Setup of v54:
## Hq2x
module Hq2x #(parameter LENGTH = 16, parameter HALF_DEPTH = 1, parameter DWIDTH = HALF_DEPTH ? 11 : 23)
(
	input             clk,
	input             ce_in,
	input  [DWIDTH:0] inputpixel,
	input             mono,
	input             disable_hq2x,
	input             reset_frame,
	input             reset_line,
	input             ce_out,
	input       [1:0] read_y,
	input             hblank,
	output [DWIDTH:0] outpixel
);
clock: 4.01 ns
lec_check: 0
abc_area: 1
cap_margin: 20
core_aspect_ratio: 1.32
core_margin: 2
core_utilization: 72
cts_cluster_diameter: 258
cts_cluster_size: 10
place_density: 0.6
slew_margin: 20
run.sh (not shown) runs the stock make flow with config.mk's settings and CLKGATE_MAP_FILE=.
The layout from v54, despite a flow that completed every stage, fails the layout checks, with the failing checks listed as setup timing.
The inputs of v33 differ from those of v54 as listed below.
- clearing CTS_CLUSTER_SIZE, which used to be 10
- clearing CORE_ASPECT_RATIO, which used to be 1.32
- clearing CTS_CLUSTER_DIAMETER, which used to be 258
- swapping 20 for 5 in CAP_MARGIN
- clearing ABC_AREA, which used to be 1
- swapping 0.6 for 0.37 in PLACE_DENSITY
==> comparison <==
In v33 the implementation ran to completion but is not tape-out ready, as the final checks report setup timing.
Status v54: flow complete, layout not clean - setup timing
Measured against v33, the number of buffers outside the clock class in the layout of v54 comes out at 1.2 times the reference value.
The fraction of standard cell area that is sequential in v33 sits 1.8 points above the value recorded for v54.
Between v54 and v33, final layout net count is higher for v54, v33 comes in under that.
v33 ended up with a higher xor and xnor area share after synthesis than v54 did.
Re sequential fraction of the synthesis area: v54 was lower than v33.
Going from v54 to v33, the largest fanout of any net on the critical path was found to have gone up by 4.
The final HPWL from detailed placement in v54 is 1.16 times that in v33.
Relative to v33, the following input files were edited for v37:
- CTS_CLUSTER_SIZE: unset -> 10
- SETUP_SLACK_MARGIN: unset -> 1.15
- CORE_ASPECT_RATIO: unset -> 1.32
- CTS_CLUSTER_DIAMETER: unset -> 258
- CAP_MARGIN: 5 -> 30
- PLACE_DENSITY: 0.37 -> 0.6
- ABC_AREA: unset -> 1
- TNS_END_PERCENT: unset -> 5
==> comparison <==
- Going from v33 to v37, sequential share of layout area shrinks by 0.75 points.
- Delta (v37 minus v33): register share after synthesis lost 1.0 points, cell-internal power went down, placed standard-cell area grew by 2.1%, share of synthesized cell area in full adder, half adder and majority cells essentially unchanged.
- Final checks on v37, whose flow otherwise completed, came back failing, citing setup timing.
- In v33 the implementation completed, yet the final layout does not meet the checks, the culprit being setup timing.
- v37 against v33; number of clock buffer instances in the layout is up by more than a quarter.
- Between v33 and v37, the routed wire length figures differ only marginally.
Inputs modified between v37 and v57:
- swapping 10 for 17 in CTS_CLUSTER_SIZE
- swapping 258 for 396 in CTS_CLUSTER_DIAMETER
- clearing CORE_ASPECT_RATIO, which used to be 1.32
- swapping 30 for 40 in CAP_MARGIN
- clearing TNS_END_PERCENT, which used to be 5
- swapping 1.15 for -0.3 in SETUP_SLACK_MARGIN
### Flow results
[flow] v37 | stages: complete | final checks: fail | reason: setup timing. v57 completed end to end; final checks failed (setup timing). As far as global-route congestion overflow total goes, v57 and v37 are indistinguishable; the numbers are identical. When v57 is measured against v37, its slack of the critical path turns out 0.20 ns higher. Measured against v37, the clock power of v57 comes out at 0.68 times the reference value. In the flow results for v37 and v57, the total chip power is smaller on v57. Compared with v37, in v57 combined global-route utilization of all metal layers shrank by 3.6 points; relative max-transition margin grew by 6.8 points; routed wire length shrank by 34000 um; design area shrank by 1.8%.

* * *

run A:
Hq2x again, from the RTL that the note above started with.
Settings: LEC_CHECK=0, CAP_MARGIN=25, CORE_MARGIN=2, CORE_UTILIZATION=40, CTS_CLUSTER_DIAMETER=62, SETUP_SLACK_MARGIN=1.64, SLEW_MARGIN=20, TNS_END_PERCENT=10; clock period 8.0 ns.
Per the final summary, run A finished and its layout is clean on timing, DRC and antenna.
The following lists how run B was set up differently from run A:
diff --git a/flow/config.mk b/flow/config.mk
--- a/flow/config.mk
+++ b/flow/config.mk
@@ -6,8 +6,9 @@
 export NUM_CORES = 4
 export LEC_CHECK = 0
-export CAP_MARGIN = 25
+export CAP_MARGIN = 20
 export CORE_MARGIN = 2
-export CORE_UTILIZATION = 40
+export CORE_UTILIZATION = 24
 export CTS_CLUSTER_DIAMETER = 62
+export MAX_ROUTING_LAYER = met4
 export SETUP_SLACK_MARGIN = 1.64
 export SLEW_MARGIN = 20
## What came out
- Measured against each other, run A and run B differ in final setup slack of the worst path, the higher figure coming from run A.
- The via count reported for run B is higher than the one for run A.
- The clock-buffer cell count of run B falls short of that of run A by 9.0%.
- Going from run A to run B, global-route usage has decreased; static leakage power has decreased; final wirelength has increased; fraction of power consumed by sequential logic has increased; post-layout total power has decreased.
- Compared to run A, run B has cell count 2658 higher.
[inputs] run C vs run B
==> flow/config.mk <==
export PLATFORM = sky130hd
export DESIGN_NAME = Hq2x
export DESIGN_NICKNAME = Hq2x
export VERILOG_FILES = /design/flow/design.v
export SDC_FILE = /design/flow/constraint.sdc
export NUM_CORES = 4
export LEC_CHECK = 0
export CAP_MARGIN = 20
export CELL_PAD_IN_SITES_DETAIL_PLACEMENT = 2
export CELL_PAD_IN_SITES_GLOBAL_PLACEMENT = 2
export CORE_MARGIN = 2
export CORE_UTILIZATION = 64
export CTS_CLUSTER_DIAMETER = 223
export MAX_ROUTING_LAYER = met5
export MIN_ROUTING_LAYER = met2
export SETUP_SLACK_MARGIN = 0.48
export SLEW_MARGIN = 40
export TNS_END_PERCENT = 10
[summary]
- Run C never completed, since it errored out during 3_5_place_dp.
- Run B finished all stages; the layout is clean.
- In the tables for run B and run C, x dimension of the die reads higher with run B.
- Run C -> run B: floorplan net count delta 0, exact match
- Per the comparison of run C with run B, total number of placement rows fell 101; die size -62%.
- Per the comparison of run C with run B, initial core utilization went up; die outline height went down.
For run D, these inputs were changed with respect to run C:
==> flow/config.mk <==
export PLATFORM = sky130hd
export DESIGN_NAME = Hq2x
export DESIGN_NICKNAME = Hq2x
export VERILOG_FILES = /design/flow/design.v
export SDC_FILE = /design/flow/constraint.sdc
export NUM_CORES = 4
export LEC_CHECK = 0
export CAP_MARGIN = 20
export CORE_MARGIN = 2
export CORE_UTILIZATION = 45
export PLACE_DENSITY = 0.6
export SLEW_MARGIN = 20
==> flow/constraint.sdc <==
create_clock -name core_clock -period 7.21 [get_ports {clk}]
set_input_delay 1.4420 -clock core_clock [delete_from_list [all_inputs] [get_ports {clk}]]
set_output_delay 1.4420 -clock core_clock [all_outputs]
set_load 0.01 [all_outputs]
==> comparison <==
- Summary of run C and run D: one run falls short of a clean finish, namely run C.
- Run C is listed as incomplete: the tool reported an error in 3_5_place_dp and the run ended there.
- Taking run C as 1.0, run D lands at 0.936 on final RePlAce weighted congestion.
- Floorplan check, run D vs run C: die outline larger in run D
- Re die width: run D and run C aren't equal, and the lower value belongs to run C.
For run E, these inputs were changed with respect to run D:
diff --git a/flow/config.mk b/flow/config.mk
--- a/flow/config.mk
+++ b/flow/config.mk
@@ -8,5 +8,5 @@
 export CAP_MARGIN = 20
 export CORE_MARGIN = 2
-export CORE_UTILIZATION = 45
+export CORE_UTILIZATION = 70
 export PLACE_DENSITY = 0.6
 export SLEW_MARGIN = 20
==> flow/constraint.sdc <==
create_clock -name core_clock -period 5.4 [get_ports {clk}]
set_input_delay 1.0800 -clock core_clock [delete_from_list [all_inputs] [get_ports {clk}]]
set_output_delay 1.0800 -clock core_clock [all_outputs]
set_load 0.01 [all_outputs]
- Run E: flow complete, layout not clean; failing: setup timing
- From run D to run E the numbers moved as follows: die size went down about 35%; clock group total power shows an increase of about 30%; total number of vias picked up an extra 12%.
What run F does differently from run E at the input level:
diff --git a/flow/config.mk b/flow/config.mk
--- a/flow/config.mk
+++ b/flow/config.mk
@@ -8,5 +8,6 @@
 export CAP_MARGIN = 20
 export CORE_MARGIN = 2
-export CORE_UTILIZATION = 70
+export CORE_UTILIZATION = 72
+export CTS_CLUSTER_DIAMETER = 258
 export PLACE_DENSITY = 0.6
 export SLEW_MARGIN = 20
==> flow/constraint.sdc <==
create_clock -name core_clock -period 4.01 [get_ports {clk}]
set_input_delay 0.8020 -clock core_clock [delete_from_list [all_inputs] [get_ports {clk}]]
set_output_delay 0.8020 -clock core_clock [all_outputs]
set_load 0.01 [all_outputs]
==> comparison <==
Logic depth of the worst register-to-register path: run F < run E
Run F against run E: cell count moved up, clock power increased by 39% relative to the old numbers, core utilization rose 3.8 points, proportion of power drawn by combinational gates rose 1.9 points, relative slew slack down 12 points.
Fraction of area in registers | run F below run E
Relative to run E, the power share of the sequential group of run F is lower by 1.6 points.
Run F finished all stages; however, its layout fails the closing checks, the failures being setup timing.
The flow for run E finished, though final verification flagged setup timing.
Run F consumes more power than run E does.
Layout overhead on the synthesized area (higher): run F
Re setup total negative slack: run F is 113790 ps down on run E.
No activity file was given, so power comes from the tool's default toggle rates.
